== build 21 ==
==> flow/design.v (excerpt) <==
module EC_TOP(
    clk, rst_n, in_valid,
    in_Px, in_Py, in_Qx, in_Qy, in_prime, in_a,
    out_valid, out_Rx, out_Ry
);
Size: about 3700 cells after synthesis, roughly 110 flip-flops, roughly 52 I/O pins, roughly 0.025 mm^2 of cells after synthesis.
clock: 95.6 ns
lec_check: 0
abc_area: 1
cap_margin: 0
cell_pad_in_sites_detail_placement: 2
cell_pad_in_sites_global_placement: 2
core_margin: 3
core_utilization: 29
cts_cluster_size: 76
gpl_timing_driven: 1
place_density: 0.88
setup_slack_margin: 5.0
slew_margin: 20
tns_end_percent: 60
run.sh (not shown) runs the stock make flow with config.mk's settings and CLKGATE_MAP_FILE=.
Build 21 finished every stage and its layout cleared the timing, DRC and antenna checks.
[inputs] build 15 vs build 21
- CELL_PAD_IN_SITES_GLOBAL_PLACEMENT: 2 -> 0
- SETUP_SLACK_MARGIN: 5.0 -> unset
- CORE_ASPECT_RATIO: unset -> 1.07
- CORE_UTILIZATION: 29 -> 35
- CTS_CLUSTER_SIZE: 76 -> 80
- CAP_MARGIN: 0 -> 30
[summary]
No final results exist for build 15, since it was stopped by error GRT-0116 during global routing.
Build 15 against build 21: post-cts repair resize count closely matched the old numbers; core footprint decreased by 0.015 mm^2 relative to the old numbers.
Note that the x dimension of the die recorded for build 15 amounts to 0.882 times the value seen in build 21.
Build 21 -> build 15: yosys synthesis chip area delta 0, exact match
Die area came out lower on build 15 than on build 21.
The final reports for build 15 and build 21 show core utilization at floorplan higher in the former.
Inputs modified between build 15 and build 58:
- CAP_MARGIN now 20, was 30
- CORE_UTILIZATION now 40, was 35
- PLACE_DENSITY no longer set, was 0.88
- CORE_ASPECT_RATIO no longer set, was 1.07
- CTS_CLUSTER_SIZE no longer set, was 80
- SETUP_SLACK_MARGIN now -1.47, previously not set
- CELL_PAD_IN_SITES_DETAIL_PLACEMENT no longer set, was 2
- GPL_TIMING_DRIVEN no longer set, was 1
- TNS_END_PERCENT no longer set, was 60
- CORE_MARGIN now 2, was 3
- CELL_PAD_IN_SITES_GLOBAL_PLACEMENT no longer set, was 0
- ABC_AREA no longer set, was 1
- the clock period (ns, I/O delays scaled along) now 72.4, was 95.6
--- outcome ---
- Re number of buffers inserted by port buffering: no difference whatsoever between build 15 and build 58.
- Taking build 15 as the reference, in build 58 synthesized cell count shows a reduction of about 16%; post-synth area from yosys stat decreased 2.5%; height of the die down 11%.
- Sort build 15 and build 58 by site row count, descending, and build 15 comes first.
- Summary: with build 15 as the reference, area of the die in build 58 moved down by more than 10%.
- Build 58 | stages: all done | timing, DRC, antenna: all pass
- Build 58 vs. build 15: post-synthesis average cell area went up 16%; fraction of registers with async set/reset held.
Here is what was changed in the inputs of build 32 compared with build 58.
- SETUP_SLACK_MARGIN removed (was -1.47)
- CORE_UTILIZATION changed from 40 to 66
- the clock period (ns, I/O delays scaled along) changed from 72.4 to 25.0
Notes after the runs:
Build 32 is listed as incomplete: the tool reported an error in global routing and the run ended there. Taking build 58 over build 32, the final weighted congestion of routability-driven global placement ratio works out to 0.947. When build 32 is measured against build 58, its count of standard-cell rows turns out 20 lower. Re placed instance area: build 58 and build 32 aren't equal, and the higher value belongs to build 32. Diff build 58 and build 32: minimum setup slack after placement lower in build 32. Count of buffers added by post-CTS timing repair for setup, build 58 and build 32: higher on build 32. Compared with build 58, in build 32 simple-gate share of the synthesized area neither gained nor lost much; die size lost 0.025 mm^2; chip area from the yosys synthesis statistics level.

* * *

EC_TOP again, from the RTL that the note above started with.
export LEC_CHECK = 0
export ABC_AREA = 1
export CAP_MARGIN = 15
export CORE_MARGIN = 2
export CORE_UTILIZATION = 70
export CTS_CLUSTER_DIAMETER = 29
export CTS_CLUSTER_SIZE = 73
export GPL_TIMING_DRIVEN = 1
export HOLD_SLACK_MARGIN = 0.2
export SETUP_SLACK_MARGIN = 3.16
export SLEW_MARGIN = 0
export TNS_END_PERCENT = 5
create_clock -name core_clock -period 26.4 [get_ports {clk}]
The starting point ended with an error in 5_1_grt, error GRT-0232.
Change:
==> flow/config.mk (replaced) <==
export PLATFORM = sky130hd
export DESIGN_NAME = EC_TOP
export DESIGN_NICKNAME = EC_TOP
export VERILOG_FILES = /design/flow/design.v
export SDC_FILE = /design/flow/constraint.sdc
export NUM_CORES = 4
export LEC_CHECK = 0
export CAP_MARGIN = 20
export CORE_MARGIN = 2
export CORE_UTILIZATION = 70
export SLEW_MARGIN = 20
==> flow/constraint.sdc (replaced) <==
create_clock -name core_clock -period 117.0 [get_ports {clk}]
set_input_delay 23.4000 -clock core_clock [delete_from_list [all_inputs] [get_ports {clk}]]
set_output_delay 23.4000 -clock core_clock [all_outputs]
set_load 0.01 [all_outputs]
This time the run finished with timing, DRC and antenna clean.
Synthesized area went down by a few percent.
Die size went down by a few percent.
Synthesized cell count fell by about a fifth.
Change:
--- a/flow/config.mk
+++ b/flow/config.mk
@@ -8,4 +8,4 @@
 export CAP_MARGIN = 20
 export CORE_MARGIN = 2
-export CORE_UTILIZATION = 70
+export CORE_UTILIZATION = 64
 export SLEW_MARGIN = 20
==> flow/constraint.sdc (replaced) <==
create_clock -name core_clock -period 72.4 [get_ports {clk}]
set_input_delay 14.4800 -clock core_clock [delete_from_list [all_inputs] [get_ports {clk}]]
set_output_delay 14.4800 -clock core_clock [all_outputs]
set_load 0.01 [all_outputs]
What happened: Wire length rises by about 0.4%; first-iteration DRC count falls by about 12%; clock-buffer cell count decreases by 3; critical path depth is higher by 9; synthesized cell count stays the same; global-route usage went down by 4.5 points; clock skew stays flat; final cell count increases by 2.1%; fmax rises by about 10%; area after synthesis stays the same; via count drops by about 1%.
Change:
--- a/flow/config.mk
+++ b/flow/config.mk
@@ -6,6 +6,10 @@
 export NUM_CORES = 4
 export LEC_CHECK = 0
+export ABC_AREA = 1
 export CAP_MARGIN = 20
 export CORE_MARGIN = 2
-export CORE_UTILIZATION = 64
+export CORE_UTILIZATION = 72
+export PLACE_DENSITY = 0.42
+export SETUP_SLACK_MARGIN = 5.0
 export SLEW_MARGIN = 20
+export TNS_END_PERCENT = 20
==> flow/constraint.sdc (replaced) <==
create_clock -name core_clock -period 62.4 [get_ports {clk}]
set_input_delay 12.4800 -clock core_clock [delete_from_list [all_inputs] [get_ports {clk}]]
set_output_delay 12.4800 -clock core_clock [all_outputs]
set_load 0.01 [all_outputs]
Effect: The changed run finished with timing, DRC and antenna clean. Hold slack gets better by 0.023 ns. Die size goes down by 8.6%. Synthesized area goes up by 2.6%. Global-route usage goes up by 3.6 points. Clock skew goes up by 0.0068 ns. Final cell count goes up by 20%.
